==> run K: inputs <==
==> flow/design.v <==
module pwmblink(
    input  logic clk,
    input  logic rst,
    output logic RGB_R,
    output logic RGB_B,
    output logic RGB_G
);
    parameter CLKMAX = 12000000;  
    logic [31:0] counter;
    logic [8:0] x;  
    logic [7:0] sharktooth;  
    logic [7:0] red;
    logic [7:0] green;
    logic [7:0] blue;
    always_ff @(posedge clk) begin
        if (rst) begin
            counter <= 0;
            x <= 0;
            sharktooth <= 0;
        end else begin
        if (counter >= CLKMAX/360) begin
            counter <= 0;
            if (x >= 359) begin
                x <= 0;
            end
            else begin
                x <= x + 1;
            end
            end
        else begin
            counter <= counter + 1;
        end
        sharktooth <= sharktooth + 1;
        end
    end
    always_comb begin
        if(x < 60) begin
            green = 255*x/60;
            blue = 0;
            red  = 255;
        end else if (x < 120) begin
            green = 255;
            blue = 0;
            red  = 255 - 255*(x-60)/60;
        end else if (x < 180) begin
            green = 255;
            blue = 255*(x-120)/60;
            red  = 0;
        end else if (x < 240) begin
            green = 255 - 255*(x-180)/60;
            blue = 255;
            red  = 0;
        end else if (x < 300) begin
            green = 0;
            blue = 255;
            red  = 255*(x-240)/60;
        end else begin
            green = 0;
            blue = 255 - 255*(x-300)/60;
            red  = 255;
        end
    end
    assign {RGB_R, RGB_G, RGB_B} = {sharktooth < red, sharktooth < green, sharktooth < blue};
endmodule
==> flow/run.sh <==
#!/bin/bash
# the make line also repeats each setting of config.mk as NAME=value (left out here)
make -C /OpenROAD-flow-scripts/flow DESIGN_CONFIG=/design/flow/config.mk WORK_HOME=/design/flow/orfs CLKGATE_MAP_FILE= finish
==> flow/config.mk <==
export PLATFORM = sky130hd
export DESIGN_NAME = pwmblink
export DESIGN_NICKNAME = pwmblink
export VERILOG_FILES = /design/flow/design.v
export SDC_FILE = /design/flow/constraint.sdc
export NUM_CORES = 4
export LEC_CHECK = 0
export ABC_AREA = 1
export CAP_MARGIN = 5
export CELL_PAD_IN_SITES_GLOBAL_PLACEMENT = 2
export CORE_ASPECT_RATIO = 0.5
export CORE_MARGIN = 7
export CORE_UTILIZATION = 40
export CTS_CLUSTER_DIAMETER = 235
export CTS_CLUSTER_SIZE = 98
export PLACE_DENSITY_LB_ADDON = 0.06
export SETUP_SLACK_MARGIN = 5.0
export SLEW_MARGIN = 20
export TNS_END_PERCENT = 20
==> flow/constraint.sdc <==
create_clock -name core_clock -period 40.0 [get_ports {clk}]
set_input_delay 8.0000 -clock core_clock [delete_from_list [all_inputs] [get_ports {clk}]]
set_output_delay 8.0000 -clock core_clock [all_outputs]
set_load 0.01 [all_outputs]
==> run A (differences from run K) <==
- CAP_MARGIN: 5 -> 20
- CELL_PAD_IN_SITES_GLOBAL_PLACEMENT: 2 -> default
- CORE_ASPECT_RATIO: 0.5 -> default
- CORE_MARGIN: 7 -> 2
- CORE_UTILIZATION: 40 -> 72
- CTS_CLUSTER_DIAMETER: 235 -> 382
- CTS_CLUSTER_SIZE: 98 -> 97
- PLACE_DENSITY: default -> 0.38
- PLACE_DENSITY_LB_ADDON: 0.06 -> default
- SETUP_SLACK_MARGIN: 5.0 -> default
- TNS_END_PERCENT: 20 -> default
==> flow/constraint.sdc (replaced) <==
create_clock -name core_clock -period 13.5 [get_ports {clk}]
set_input_delay 2.7000 -clock core_clock [delete_from_list [all_inputs] [get_ports {clk}]]
set_output_delay 2.7000 -clock core_clock [all_outputs]
set_load 0.01 [all_outputs]
==> run P (differences from run K) <==
- ABC_AREA: 1 -> default
- CAP_MARGIN: 5 -> 20
- CELL_PAD_IN_SITES_GLOBAL_PLACEMENT: 2 -> default
- CORE_ASPECT_RATIO: 0.5 -> default
- CORE_MARGIN: 7 -> 2
- CORE_UTILIZATION: 40 -> 68
- CTS_CLUSTER_DIAMETER: 235 -> default
- CTS_CLUSTER_SIZE: 98 -> default
- PLACE_DENSITY_LB_ADDON: 0.06 -> default
- SETUP_SLACK_MARGIN: 5.0 -> default
- TNS_END_PERCENT: 20 -> default
==> flow/constraint.sdc (replaced) <==
create_clock -name core_clock -period 16.2 [get_ports {clk}]
set_input_delay 3.2400 -clock core_clock [delete_from_list [all_inputs] [get_ports {clk}]]
set_output_delay 3.2400 -clock core_clock [all_outputs]
set_load 0.01 [all_outputs]
==> notes <==
- Run K completed without violations. Run P completed without violations. Run A completed and failed the layout checks on setup timing.
- Worst setup slack: run A < run P < run K.
- In run A the register-to-register slack is worse than in run K, by 26 ns.
- Cell count, highest first: run K, run A, run P.
- The total power of run P is 2.9 times that of run K.
- The lowest sequential share of layout area belongs to run A, the highest to run K.
- Cell area: run A > run P > run K.


==> nickel <==
RTL: the design.v shown in full above, as it stands there.
Settings: LEC_CHECK=0, CAP_MARGIN=20, CORE_MARGIN=2, CORE_UTILIZATION=72, SLEW_MARGIN=20; clock period 13.8 ns.
run.sh (not shown) runs the stock make flow with config.mk's settings and CLKGATE_MAP_FILE=.
==> inputs of fjord, as changes to nickel <==
CAP_MARGIN = 5   (was 20)
CORE_UTILIZATION = 67   (was 72)
CTS_CLUSTER_DIAMETER = 351   (was default)
==> flow/constraint.sdc (replaced) <==
create_clock -name core_clock -period 15.1 [get_ports {clk}]
set_input_delay 3.0200 -clock core_clock [delete_from_list [all_inputs] [get_ports {clk}]]
set_output_delay 3.0200 -clock core_clock [all_outputs]
set_load 0.01 [all_outputs]
==> inputs of willow, as changes to nickel <==
CELL_PAD_IN_SITES_DETAIL_PLACEMENT = 0   (was default)
CORE_ASPECT_RATIO = 0.85   (was default)
GPL_TIMING_DRIVEN = 1   (was default)
MIN_ROUTING_LAYER = met1   (was default)
SETUP_SLACK_MARGIN = -0.17   (was default)
==> flow/constraint.sdc (replaced) <==
create_clock -name core_clock -period 15.2 [get_ports {clk}]
set_input_delay 3.0400 -clock core_clock [delete_from_list [all_inputs] [get_ports {clk}]]
set_output_delay 3.0400 -clock core_clock [all_outputs]
set_load 0.01 [all_outputs]
==> comparison table <==
	willow	nickel	fjord
Number of cell rows	53	58	60
Horizontal die size	178 um	164 um	170 um
Worst slack after detailed placement	-1040 ps	-1970 ps	-756 ps
Die height	152 um	164 um	170 um
Post-DP HPWL	55200 um	64000 um	53100 um
Hold buffer count at cts	0	-	0
Instance area after placement	22200 um^2	23400 um^2	22500 um^2
Number of resized instances in the post-cts repair step	126	-	119
Die Outline Area	26900 um^2	26900 um^2	28900 um^2
Status	did not finish	did not finish	complete, but fails checks
Failing step	5_1_grt	4_1_cts	-
Layout check failures	-	-	setup timing
Sink Count	49	-	49
TritonCTS Buffers	5	-	5
Initial cell density of the core	73.9%	73.2%	68.4%
Core ar.	24900 um^2	25200 um^2	27000 um^2
Buffers inserted during post-CTS setup optimization	27	-	18
Cell chosen for the clock root	sky130_fd_sc_hd__clkbuf_16	-	sky130_fd_sc_hd__clkbuf_16


==> trial 54 <==
RTL: the design.v shown in full above, as it stands there.
clock: 40.0 ns
lec_check: 0
abc_area: 0
cap_margin: 5
cell_pad_in_sites_global_placement: 2
core_margin: 7
core_utilization: 19
cts_cluster_diameter: 198
cts_cluster_size: 98
place_density_lb_addon: 0.06
setup_slack_margin: -1.91
slew_margin: 20
tns_end_percent: 20
==> build 85 (differences from trial 54) <==
==> flow/config.mk (replaced) <==
export PLATFORM = sky130hd
export DESIGN_NAME = pwmblink
export DESIGN_NICKNAME = pwmblink
export VERILOG_FILES = /design/flow/design.v
export SDC_FILE = /design/flow/constraint.sdc
export NUM_CORES = 4
export LEC_CHECK = 0
export CAP_MARGIN = 5
export CORE_MARGIN = 2
export CORE_UTILIZATION = 68
export CTS_CLUSTER_DIAMETER = 356
export SETUP_SLACK_MARGIN = -0.91
export SLEW_MARGIN = 20
==> flow/constraint.sdc (replaced) <==
create_clock -name core_clock -period 13.8 [get_ports {clk}]
set_input_delay 2.7600 -clock core_clock [delete_from_list [all_inputs] [get_ports {clk}]]
set_output_delay 2.7600 -clock core_clock [all_outputs]
set_load 0.01 [all_outputs]
==> notes <==
Synthesized cell count is the same in build 85 and trial 54.
Trial 54 finished clean. Build 85 stopped in global routing, error GRT-0232.
Synthesized area is the same in trial 54 and build 85.
Between build 85 and trial 54, the lower die area is in build 85 (gap about 70%, measured against trial 54).


==> inputs of xenon <==
RTL: the design.v shown in full above, as it stands there.
make LEC_CHECK=0 ABC_AREA=1 CAP_MARGIN=5 CELL_PAD_IN_SITES_GLOBAL_PLACEMENT=2 CORE_ASPECT_RATIO=0.5 CORE_MARGIN=7 CORE_UTILIZATION=40 CTS_CLUSTER_DIAMETER=221 CTS_CLUSTER_SIZE=98 PLACE_DENSITY_LB_ADDON=0.06 SETUP_SLACK_MARGIN=-1.91 SLEW_MARGIN=20 TNS_END_PERCENT=20 finish   # period 40.0 ns
==> inputs of zinc, as changes to xenon <==
- ABC_AREA: 1 -> not set
- CELL_PAD_IN_SITES_GLOBAL_PLACEMENT: 2 -> not set
- CORE_ASPECT_RATIO: 0.5 -> not set
- CORE_MARGIN: 7 -> 2
- CORE_UTILIZATION: 40 -> 68
- CTS_CLUSTER_DIAMETER: 221 -> 351
- CTS_CLUSTER_SIZE: 98 -> 40
- PLACE_DENSITY_LB_ADDON: 0.06 -> not set
- SETUP_SLACK_MARGIN: -1.91 -> -0.28
- TNS_END_PERCENT: 20 -> not set
==> flow/constraint.sdc (replaced) <==
create_clock -name core_clock -period 15.1 [get_ports {clk}]
set_input_delay 3.0200 -clock core_clock [delete_from_list [all_inputs] [get_ports {clk}]]
set_output_delay 3.0200 -clock core_clock [all_outputs]
set_load 0.01 [all_outputs]
==> inputs of tundra, as changes to xenon <==
- ABC_AREA: 1 -> not set
- CAP_MARGIN: 5 -> 20
- CELL_PAD_IN_SITES_GLOBAL_PLACEMENT: 2 -> not set
- CORE_ASPECT_RATIO: 0.5 -> not set
- CORE_MARGIN: 7 -> 2
- CTS_CLUSTER_DIAMETER: 221 -> not set
- CTS_CLUSTER_SIZE: 98 -> not set
- PLACE_DENSITY_LB_ADDON: 0.06 -> not set
- SETUP_SLACK_MARGIN: -1.91 -> not set
- TNS_END_PERCENT: 20 -> not set
==> flow/constraint.sdc (replaced) <==
create_clock -name core_clock -period 24.2 [get_ports {clk}]
set_input_delay 4.8400 -clock core_clock [delete_from_list [all_inputs] [get_ports {clk}]]
set_output_delay 4.8400 -clock core_clock [all_outputs]
set_load 0.01 [all_outputs]
==> comparison table <==
                                                                                   tundra                    xenon                    zinc
Gate count after technology mapping                                                   2258                     2593                    2258
Combined flip-flop and latch cell area                                           980.9 um2                980.9 um2                       -
Post-cts repair resize count                                                             0                        0                     140
Overall Power                                                                     925.0 uW                 543.9 uW                       -
Final GP Congestion                                                                 0.9543                   0.9195                   1.023
Seq share, synth                                                                    5.322%                   5.328%                  5.322%
Clock network power consumption                                                    70.9 uW                  50.3 uW                       -
Height of the die                                                                 218.7 um                 165.7 um                168.6 um
Hold Fails Final Rpt                                                                     0                        0                       -
Critical Path Start Type                                                         flip-flop                flip-flop                       -
Share of the synthesized netlist area taken by xor and xnor gates                   7.237%                   4.227%                  7.237%
Largest fanout of any net on the critical path                                          14                       16                       -
Cells on worst reg2reg path                                                             12                        7                       -
Full die area                                                                    47810 um2                52600 um2               28440 um2
Outcome                                                            complete, no violations  complete, no violations  stopped before the end
Failing step                                                                             -                        -                 5_1_grt
Mean post-synth cell area                                                        8.162 um2                7.101 um2               8.162 um2
Clock network power share                                                             7.7%                     9.3%                       -
Critical path launch point                                               x[4]$_SDFFE_PP0P_        x[3]$_SDFFE_PP0P_                       -
Insertion Delay late pin                                                           0.30 ns                  0.34 ns                       -
Routed via count divided by cell count                                               5.700                    4.990                       -
Power figures rest on the tool's default switching activity, not on a simulated workload.
